Design conv_kernel, start of the top module:
module conv_kernel(
	clk,
	rst_n,
	clear,
	i_pixel,
	i_weight,
	o_pixel
);
Size: roughly 4500 cells after synthesis, roughly 99 I/O pins.
==> flow/config.mk <==
export PLATFORM = sky130hd
export DESIGN_NAME = conv_kernel
export DESIGN_NICKNAME = conv_kernel
export VERILOG_FILES = /design/flow/design.v
export SDC_FILE = /design/flow/constraint.sdc
export NUM_CORES = 4
export LEC_CHECK = 0
export CAP_MARGIN = 40
export CORE_MARGIN = 2
export CORE_UTILIZATION = 72
export CTS_CLUSTER_SIZE = 39
export HOLD_SLACK_MARGIN = 0.3
export PLACE_DENSITY_LB_ADDON = 0.01
export SETUP_SLACK_MARGIN = 0.75
export SLEW_MARGIN = 20
==> flow/constraint.sdc <==
create_clock -name core_clock -period 8.09 [get_ports {clk}]
set_input_delay 1.6180 -clock core_clock [delete_from_list [all_inputs] [get_ports {clk}]]
set_output_delay 1.6180 -clock core_clock [all_outputs]
set_load 0.01 [all_outputs]
run.sh (not shown) runs the stock make flow with config.mk's settings and CLKGATE_MAP_FILE=.
The first run died in clock tree synthesis (4_1_cts).
Next try:
- CAP_MARGIN: 40 -> 20
- HOLD_SLACK_MARGIN: 0.3 -> default
Result: The new run ended with an error in clock tree synthesis (4_1_cts) with DPL-0033; synthesized cell count stays the same; die size stays the same; area after synthesis is unchanged.
Next try:
- CORE_UTILIZATION: 72 -> 64
- CTS_CLUSTER_DIAMETER: default -> 369
- CTS_CLUSTER_SIZE: 39 -> default
- PLACE_DENSITY: default -> 0.35
- PLACE_DENSITY_LB_ADDON: 0.01 -> default
- SETUP_SLACK_MARGIN: 0.75 -> 3.97
- clock period: 8.09 -> 13.3 ns (I/O delays scaled with it)
What happened:
- The changed run finished with timing, DRC and antenna clean
- synthesized area does not change
- die size went up by 12%
- synthesized cell count stays the same
Next try:
- ABC_AREA: default -> 1
- CORE_ASPECT_RATIO: default -> 0.5
- CORE_UTILIZATION: 64 -> 72
- CTS_CLUSTER_DIAMETER: 369 -> 357
- CTS_CLUSTER_SIZE: default -> 100
- PLACE_DENSITY: 0.35 -> 0.37
- SETUP_SLACK_MARGIN: 3.97 -> default
- clock period: 13.3 -> 6.46 ns (I/O delays scaled with it)
With this change the flow failed in clock tree synthesis (4_1_cts) on DPL-0033.
Area after synthesis hardly moves.
Synthesized cell count climbs by 17%.
Die size came out lower by about 10%.

========
conv_kernel again, from the RTL that the note above started with.
// conv_kernel
module conv_kernel(
	clk,
	rst_n,
	clear,
	i_pixel,
	i_weight,
	o_pixel
);
parameter	WIDTH	=	32;
input					clk;
input					rst_n;
input					clear;
input	[WIDTH-1:0]		i_pixel;
input	[WIDTH-1:0]		i_weight;
output	[WIDTH-1:0]		o_pixel;
reg		[WIDTH-1:0]		o_pixel;
reg		[WIDTH-1:0]		mult_a;
reg		[WIDTH-1:0]		mult_b;
wire	[WIDTH-1:0]		product;
reg		[WIDTH-1:0]		add_a;
reg		[WIDTH-1:0]		add_b;
wire	[WIDTH-1:0]		sum;
always @(posedge clk, negedge rst_n)	begin
	if(!rst_n) begin
		mult_a		<=	32'b0;
		mult_b		<=	32'b0;
	end
	else begin
		mult_a		<=	i_pixel;
		mult_b		<=	i_weight;
	end
end
always @(posedge clk, negedge rst_n)	begin
	if(!rst_n) begin
		add_a		<=	32'b0;
		add_b		<=	32'b0;
	end
	else if (clear) begin
		add_a		<=	32'b0;
		add_b		<=	32'b0;
	end			
	else begin
		add_a		<=	product;
		add_b		<=	sum;
	end
end
always @(posedge clk, negedge rst_n)	begin
	if(!rst_n) begin
		o_pixel		<=	32'b0;
	end
	else if (clear) begin
		o_pixel		<=	32'b0;
	end
	else begin
		o_pixel		<=	sum;
	end
end
floating_adder U_floating_adder (
  .s_axis_a_tvalid(),             
  .s_axis_a_tdata(add_a),               
  .s_axis_a_tlast(),               
  .s_axis_b_tvalid(),             
  .s_axis_b_tdata(add_b),               
  .m_axis_result_tvalid(),   
  .m_axis_result_tdata(sum),     
  .m_axis_result_tlast()     
);
floating_mult U_floating_mult (
  .s_axis_a_tvalid(),             
  .s_axis_a_tdata(mult_a),               
  .s_axis_b_tvalid(),             
  .s_axis_b_tdata(mult_b),               
  .m_axis_result_tvalid(),   
  .m_axis_result_tdata(product)     
);
endmodule
make LEC_CHECK=0 CAP_MARGIN=20 CELL_PAD_IN_SITES_DETAIL_PLACEMENT=0 CORE_MARGIN=2 CORE_UTILIZATION=65 CTS_CLUSTER_DIAMETER=96 GPL_ROUTABILITY_DRIVEN=1 MAX_ROUTING_LAYER=met4 SETUP_SLACK_MARGIN=-0.84 SLEW_MARGIN=40 finish   # period 10.6 ns
The baseline stopped in global routing (5_1_grt).
Then changed:
--- a/flow/config.mk
+++ b/flow/config.mk
@@ -15 +15 @@
-export SETUP_SLACK_MARGIN = -0.84
+export SETUP_SLACK_MARGIN = 2.99
What happened:
- The changed run never finished: it broke off in global routing (5_1_grt) with GRT-0116
- synthesized area is unchanged
- die area stays the same
- synthesized cell count stays the same
Then changed:
--- a/flow/config.mk
+++ b/flow/config.mk
@@ -11 +11 @@
-export CORE_UTILIZATION = 65
+export CORE_UTILIZATION = 58
@@ -14,2 +13,0 @@
-export MAX_ROUTING_LAYER = met4
-export SETUP_SLACK_MARGIN = 2.99
=> Now the flow completed, yet does not pass: negative setup slack; synthesized area stays the same; die area went up by 12%; synthesized cell count does not change.
Then changed:
--- a/flow/config.mk
+++ b/flow/config.mk
@@ -9 +8,0 @@
-export CELL_PAD_IN_SITES_DETAIL_PLACEMENT = 0
@@ -11,4 +10,3 @@
-export CORE_UTILIZATION = 58
-export CTS_CLUSTER_DIAMETER = 96
-export GPL_ROUTABILITY_DRIVEN = 1
-export SLEW_MARGIN = 40
+export CORE_UTILIZATION = 72
+export PLACE_DENSITY = 0.66
+export SLEW_MARGIN = 20
==> flow/constraint.sdc (replaced) <==
create_clock -name core_clock -period 9.7 [get_ports {clk}]
set_input_delay 1.9400 -clock core_clock [delete_from_list [all_inputs] [get_ports {clk}]]
set_output_delay 1.9400 -clock core_clock [all_outputs]
set_load 0.01 [all_outputs]
The changed run did not get past global routing (5_1_grt), error GRT-0116; synthesized cell count is unchanged; die area drops by about 20%; area after synthesis stays the same.
Then changed:
--- a/flow/config.mk
+++ b/flow/config.mk
@@ -10,2 +10 @@
-export CORE_UTILIZATION = 72
-export PLACE_DENSITY = 0.66
+export CORE_UTILIZATION = 64
==> flow/constraint.sdc (replaced) <==
create_clock -name core_clock -period 13.3 [get_ports {clk}]
set_input_delay 2.6600 -clock core_clock [delete_from_list [all_inputs] [get_ports {clk}]]
set_output_delay 2.6600 -clock core_clock [all_outputs]
set_load 0.01 [all_outputs]
The changed run finished clean.
Die size increases by roughly a tenth.
Area after synthesis is unchanged.
Synthesized cell count stays the same.
Then changed:
--- a/flow/config.mk
+++ b/flow/config.mk
@@ -10 +10,4 @@
-export CORE_UTILIZATION = 64
+export CORE_UTILIZATION = 69
+export CTS_CLUSTER_DIAMETER = 250
+export CTS_CLUSTER_SIZE = 48
+export MAX_ROUTING_LAYER = met4
==> flow/constraint.sdc (replaced) <==
create_clock -name core_clock -period 10.8 [get_ports {clk}]
set_input_delay 2.1600 -clock core_clock [delete_from_list [all_inputs] [get_ports {clk}]]
set_output_delay 2.1600 -clock core_clock [all_outputs]
set_load 0.01 [all_outputs]
Effect:
- With this change the flow completed, yet does not pass: negative setup slack
- routed wire length increases by 28%
- setup slack gets worse by 1.6 ns
- die area falls by about 7%
- core utilization rose by 15 points

========
Setup of job 698:
The RTL this note starts from:
==> flow/design.v <==
module floating_mult (
  input         s_axis_a_tvalid,
  input  [31:0] s_axis_a_tdata,
  input         s_axis_b_tvalid,
  input  [31:0] s_axis_b_tdata,
  output        m_axis_result_tvalid,
  output [31:0] m_axis_result_tdata
);
wire [31:0] a = s_axis_a_tdata;
wire [31:0] b = s_axis_b_tdata;
wire        sa = a[31];
wire        sb = b[31];
wire [7:0]  ea = a[30:23];
wire [7:0]  eb = b[30:23];
wire [22:0] fa = a[22:0];
wire [22:0] fb = b[22:0];
wire a_zero = (ea == 8'd0);
wire b_zero = (eb == 8'd0);
wire a_inf  = (ea == 8'hFF) && (fa == 23'd0);
wire b_inf  = (eb == 8'hFF) && (fb == 23'd0);
wire a_nan  = (ea == 8'hFF) && (fa != 23'd0);
wire b_nan  = (eb == 8'hFF) && (fb != 23'd0);
wire        s = sa ^ sb;
wire [47:0] p = {1'b1, fa} * {1'b1, fb};
wire signed [10:0] e0 = $signed({3'b000, ea}) + $signed({3'b000, eb}) - 11'sd127;
reg  [22:0] m;
reg         g;
reg         st;
reg  signed [10:0] e1;
always @(*) begin
  if (p[47]) begin
    m  = p[46:24];
    g  = p[23];
    st = |p[22:0];
    e1 = e0 + 11'sd1;
  end else begin
    m  = p[45:23];
    g  = p[22];
    st = |p[21:0];
    e1 = e0;
  end
end
wire        rnd = g & (st | m[0]);
wire [23:0] mr  = {1'b0, m} + {23'd0, rnd};
wire signed [10:0] e2 = mr[23] ? e1 + 11'sd1 : e1;
wire [22:0] mf  = mr[22:0];
reg [31:0] r;
always @(*) begin
  if (a_nan || b_nan || (a_inf && b_zero) || (b_inf && a_zero))
    r = 32'h7FC00000;
  else if (a_inf || b_inf)
    r = {s, 8'hFF, 23'd0};
  else if (a_zero || b_zero)
    r = {s, 31'd0};
  else if (e2 >= 11'sd255)
    r = {s, 8'hFF, 23'd0};
  else if (e2 <= 11'sd0)
    r = {s, 31'd0};
  else
    r = {s, e2[7:0], mf};
end
assign m_axis_result_tdata  = r;
assign m_axis_result_tvalid = 1'b1;
endmodule
module floating_adder (
  input         s_axis_a_tvalid,
  input  [31:0] s_axis_a_tdata,
  input         s_axis_a_tlast,
  input         s_axis_b_tvalid,
  input  [31:0] s_axis_b_tdata,
  output        m_axis_result_tvalid,
  output [31:0] m_axis_result_tdata,
  output        m_axis_result_tlast
);
wire [31:0] a = s_axis_a_tdata;
wire [31:0] b = s_axis_b_tdata;
wire a_zero = (a[30:23] == 8'd0);
wire b_zero = (b[30:23] == 8'd0);
wire a_inf  = (a[30:23] == 8'hFF) && (a[22:0] == 23'd0);
wire b_inf  = (b[30:23] == 8'hFF) && (b[22:0] == 23'd0);
wire a_nan  = (a[30:23] == 8'hFF) && (a[22:0] != 23'd0);
wire b_nan  = (b[30:23] == 8'hFF) && (b[22:0] != 23'd0);
wire        swap = (b[30:0] > a[30:0]);
wire [31:0] x = swap ? b : a;
wire [31:0] y = swap ? a : b;
wire        sx = x[31];
wire        sy = y[31];
wire [7:0]  ex = x[30:23];
wire [7:0]  ey = y[30:23];
wire [7:0]  d  = ex - ey;
wire        sub = sx ^ sy;
wire [26:0] mx = {1'b1, x[22:0], 3'b000};
wire [26:0] my = {1'b1, y[22:0], 3'b000};
wire        far    = (d >= 8'd27);
wire [26:0] my_sh  = far ? 27'd0 : (my >> d[4:0]);
wire [26:0] lost   = far ? my : (my & ~(27'h7FFFFFF << d[4:0]));
wire        sticky = |lost;
wire [26:0] my_al = {my_sh[26:1], my_sh[0] | sticky};
wire [27:0] s0 = sub ? ({1'b0, mx} - {1'b0, my_al}) : ({1'b0, mx} + {1'b0, my_al});
reg  [4:0]  lz;
always @(*) begin
  casez (s0[26:0])
    27'b1??????????????????????????: lz = 5'd0;
    27'b01?????????????????????????: lz = 5'd1;
    27'b001????????????????????????: lz = 5'd2;
    27'b0001???????????????????????: lz = 5'd3;
    27'b00001??????????????????????: lz = 5'd4;
    27'b000001?????????????????????: lz = 5'd5;
    27'b0000001????????????????????: lz = 5'd6;
    27'b00000001???????????????????: lz = 5'd7;
    27'b000000001??????????????????: lz = 5'd8;
    27'b0000000001?????????????????: lz = 5'd9;
    27'b00000000001????????????????: lz = 5'd10;
    27'b000000000001???????????????: lz = 5'd11;
    27'b0000000000001??????????????: lz = 5'd12;
    27'b00000000000001?????????????: lz = 5'd13;
    27'b000000000000001????????????: lz = 5'd14;
    27'b0000000000000001???????????: lz = 5'd15;
    27'b00000000000000001??????????: lz = 5'd16;
    27'b000000000000000001?????????: lz = 5'd17;
    27'b0000000000000000001????????: lz = 5'd18;
    27'b00000000000000000001???????: lz = 5'd19;
    27'b000000000000000000001??????: lz = 5'd20;
    27'b0000000000000000000001?????: lz = 5'd21;
    27'b00000000000000000000001????: lz = 5'd22;
    27'b000000000000000000000001???: lz = 5'd23;
    27'b0000000000000000000000001??: lz = 5'd24;
    27'b00000000000000000000000001?: lz = 5'd25;
    27'b000000000000000000000000001: lz = 5'd26;
    default:                          lz = 5'd27;
  endcase
end
wire [26:0] n  = s0[27] ? {s0[27:2], s0[1] | s0[0]} : (s0[26:0] << lz);
wire signed [9:0] en = s0[27] ? $signed({2'b00, ex}) + 10'sd1
                              : $signed({2'b00, ex}) - $signed({5'd0, lz});
wire        g   = n[2];
wire        st  = n[1] | n[0];
wire [22:0] m   = n[25:3];
wire        rnd = g & (st | m[0]);
wire [23:0] mr  = {1'b0, m} + {23'd0, rnd};
wire signed [9:0] e2 = mr[23] ? en + 10'sd1 : en;
reg [31:0] r;
always @(*) begin
  if (a_nan || b_nan || (a_inf && b_inf && (a[31] != b[31])))
    r = 32'h7FC00000;
  else if (a_inf)
    r = a;
  else if (b_inf)
    r = b;
  else if (a_zero && b_zero)
    r = {a[31] & b[31], 31'd0};
  else if (b_zero)
    r = a;
  else if (a_zero)
    r = b;
  else if (s0 == 28'd0)
    r = 32'd0;
  else if (e2 >= 10'sd255)
    r = {sx, 8'hFF, 23'd0};
  else if (e2 <= 10'sd0)
    r = {sx, 31'd0};
  else
    r = {sx, e2[7:0], mr[22:0]};
end
assign m_axis_result_tdata  = r;
assign m_axis_result_tvalid = 1'b1;
assign m_axis_result_tlast  = 1'b0;
endmodule
module conv_kernel(
	clk,
	rst_n,
	clear,
	i_pixel,
	i_weight,
	o_pixel
);
parameter	WIDTH	=	32;
input					clk;
input					rst_n;
input					clear;
input	[WIDTH-1:0]		i_pixel;
input	[WIDTH-1:0]		i_weight;
output	[WIDTH-1:0]		o_pixel;
reg		[WIDTH-1:0]		o_pixel;
reg		[WIDTH-1:0]		mult_a;
reg		[WIDTH-1:0]		mult_b;
wire	[WIDTH-1:0]		product;
reg		[WIDTH-1:0]		add_a;
reg		[WIDTH-1:0]		add_b;
wire	[WIDTH-1:0]		sum;
always @(posedge clk, negedge rst_n)	begin
	if(!rst_n) begin
		mult_a		<=	32'b0;
		mult_b		<=	32'b0;
	end
	else begin
		mult_a		<=	i_pixel;
		mult_b		<=	i_weight;
	end
end
always @(posedge clk, negedge rst_n)	begin
	if(!rst_n) begin
		add_a		<=	32'b0;
		add_b		<=	32'b0;
	end
	else if (clear) begin
		add_a		<=	32'b0;
		add_b		<=	32'b0;
	end			
	else begin
		add_a		<=	product;
		add_b		<=	sum;
	end
end
always @(posedge clk, negedge rst_n)	begin
	if(!rst_n) begin
		o_pixel		<=	32'b0;
	end
	else if (clear) begin
		o_pixel		<=	32'b0;
	end
	else begin
		o_pixel		<=	sum;
	end
end
floating_adder U_floating_adder (
  .s_axis_a_tvalid(),             
  .s_axis_a_tdata(add_a),               
  .s_axis_a_tlast(),               
  .s_axis_b_tvalid(),             
  .s_axis_b_tdata(add_b),               
  .m_axis_result_tvalid(),   
  .m_axis_result_tdata(sum),     
  .m_axis_result_tlast()     
);
floating_mult U_floating_mult (
  .s_axis_a_tvalid(),             
  .s_axis_a_tdata(mult_a),               
  .s_axis_b_tvalid(),             
  .s_axis_b_tdata(mult_b),               
  .m_axis_result_tvalid(),   
  .m_axis_result_tdata(product)     
);
endmodule
==> flow/config.mk <==
export PLATFORM = sky130hd
export DESIGN_NAME = conv_kernel
export DESIGN_NICKNAME = conv_kernel
export VERILOG_FILES = /design/flow/design.v
export SDC_FILE = /design/flow/constraint.sdc
export NUM_CORES = 4
export LEC_CHECK = 0
export CAP_MARGIN = 5
export CORE_MARGIN = 2
export CORE_UTILIZATION = 72
export CTS_CLUSTER_DIAMETER = 250
export CTS_CLUSTER_SIZE = 48
export MAX_ROUTING_LAYER = met4
export SETUP_SLACK_MARGIN = 3.12
export SLEW_MARGIN = 20
==> flow/constraint.sdc <==
create_clock -name core_clock -period 10.8 [get_ports {clk}]
set_input_delay 2.1600 -clock core_clock [delete_from_list [all_inputs] [get_ports {clk}]]
set_output_delay 2.1600 -clock core_clock [all_outputs]
set_load 0.01 [all_outputs]
Job 698 did not finish; a tool error ended it in global routing.
### job 698 -> job 4835
- PLACE_DENSITY now 0.6, previously not set
- CAP_MARGIN now 20, was 5
- SETUP_SLACK_MARGIN now 2.49, was 3.12
- CTS_CLUSTER_DIAMETER no longer set, was 250
- CORE_UTILIZATION now 57, was 72
- MAX_ROUTING_LAYER no longer set, was met4
- CTS_CLUSTER_SIZE no longer set, was 48
- the clock period (ns, I/O delays scaled along) now 9.7, was 10.8
From the logs: job 4835 reached the end of the flow and failed the layout checks with negative setup slack. Cell resize tally after clock tree synthesis for job 4835: about 7% down relative to job 698. Re routability congestion estimate from global placement: job 4835 and job 698 aren't equal, and the higher value belongs to job 698. When the final numbers for job 4835 and job 698 were put side by side, the die area turned out to be greater in job 4835. The height of the die in job 4835 sits 12% above the value recorded for job 698.
